==> branch ember: inputs <==
==> flow/design.v (excerpt) <==
module HandwashSensor(
    input clk,
    input reset,
    input acceptLeftHandDistance,
    input [15:0] leftHandDistance,
    input acceptLeftHandGain,
    input [7:0] leftHandGain,
    input acceptRightHandDistance,
    input [15:0] rightHandDistance,
    input acceptRightHandGain,
    input [7:0] rightHandGain,
    output waterOn
);
clock: 7.0 ns
lec_check: 0
abc_area: 1
cap_margin: 40
core_aspect_ratio: 1.55
core_margin: 10
core_utilization: 41
cts_cluster_diameter: 183
gpl_routability_driven: 0
gpl_timing_driven: 1
hold_slack_margin: 0.29
max_routing_layer: met4
min_routing_layer: met1
place_density: 0.53
setup_slack_margin: 1.5
slew_margin: 35
run.sh (not shown) runs the stock make flow with config.mk's settings and CLKGATE_MAP_FILE=.
==> branch juniper: changes against branch ember <==
- CAP_MARGIN: 40 -> 20
- CORE_ASPECT_RATIO: 1.55 -> not set
- CORE_MARGIN: 10 -> 2
- CORE_UTILIZATION: 41 -> 70
- CTS_CLUSTER_DIAMETER: 183 -> 40
- CTS_CLUSTER_SIZE: not set -> 72
- GPL_ROUTABILITY_DRIVEN: 0 -> not set
- GPL_TIMING_DRIVEN: 1 -> not set
- HOLD_SLACK_MARGIN: 0.29 -> not set
- MAX_ROUTING_LAYER: met4 -> not set
- MIN_ROUTING_LAYER: met1 -> not set
- PLACE_DENSITY: 0.53 -> not set
- SETUP_SLACK_MARGIN: 1.5 -> not set
- SLEW_MARGIN: 35 -> 20
==> flow/constraint.sdc (replaced) <==
create_clock -name core_clock -period 4.44 [get_ports {clk}]
set_input_delay 0.8880 -clock core_clock [delete_from_list [all_inputs] [get_ports {clk}]]
set_output_delay 0.8880 -clock core_clock [all_outputs]
set_load 0.01 [all_outputs]
==> branch maple: changes against branch ember <==
- ABC_AREA: 1 -> not set
- CAP_MARGIN: 40 -> 20
- CORE_ASPECT_RATIO: 1.55 -> not set
- CORE_MARGIN: 10 -> 2
- CORE_UTILIZATION: 41 -> 66
- CTS_CLUSTER_DIAMETER: 183 -> 40
- GPL_ROUTABILITY_DRIVEN: 0 -> not set
- GPL_TIMING_DRIVEN: 1 -> not set
- HOLD_SLACK_MARGIN: 0.29 -> not set
- MAX_ROUTING_LAYER: met4 -> not set
- MIN_ROUTING_LAYER: met1 -> not set
- PLACE_DENSITY: 0.53 -> not set
- SETUP_SLACK_MARGIN: 1.5 -> not set
- SLEW_MARGIN: 35 -> 20
==> flow/constraint.sdc (replaced) <==
create_clock -name core_clock -period 4.44 [get_ports {clk}]
set_input_delay 0.8880 -clock core_clock [delete_from_list [all_inputs] [get_ports {clk}]]
set_output_delay 0.8880 -clock core_clock [all_outputs]
set_load 0.01 [all_outputs]
==> qor summary <==
|  | branch ember | branch maple | branch juniper |
|---|---|---|---|
| Sequential standard cell area | 1600 um2 | 1660 um2 | 1670 um2 |
| Setup repair after global routing missed its margin | false | true | true |
| Worst-path maximum fanout | 17 | 5 | 7 |
| Max power group | combinational cells | the clock network | combinational cells |
| Post-CTS clock slew at the launch and capture registers of the worst setup and hold paths | 0.06 ns | 0.07 ns | 0.07 ns |
| Horizontal die dimension | 152 um | 129 um | 130 um |
| Tally of OpenROAD warnings | 26 | 30 | 29 |
| Met3 Use GR | 0.0210 | 0.0528 | 0.0607 |
| Final total power | 1.71 mW | 2.56 mW | 2.82 mW |
| Pwr/cell area | 142 nW/um2 | 197 nW/um2 | 227 nW/um2 |
| Ao+oa area frac | 0.0828 | 0.0609 | 0.0828 |
| Part of the power in the clock network | 0.288 | 0.359 | 0.285 |
| Post-synth cell types | 34 | 53 | 34 |
| Static power due to leakage | 7.27 nW | 6.45 nW | 7.55 nW |
| Post-synthesis xor/xnor area fraction | 0.00634 | 0.0265 | 0.00634 |
| Vias per Instance | 4.79 | 5.56 | 5.37 |
| Avg WL per Cell | 15.4 um | 16.9 um | 14.9 um |
| Worst Tran Pin Value | 0.761 ns | 1.07 ns | 0.691 ns |
| Placed cell areas | 11700 um2 | 11800 um2 | 12000 um2 |
| Status | no timing/DRC/antenna violations | finished with violations | no timing/DRC/antenna violations |
| Layout check failures | - | negative setup slack | - |
| Post-synthesis adder-cell area fraction | 0.386 | 0.416 | 0.386 |
| Combinational share of power | 0.363 | 0.316 | 0.393 |
| Post-route minimum period | 4.75 ns | 4.52 ns | 4.24 ns |
| Switching power as a share of total power | 0.393 | 0.321 | 0.396 |
Power is estimated from default activity; no workload was simulated.
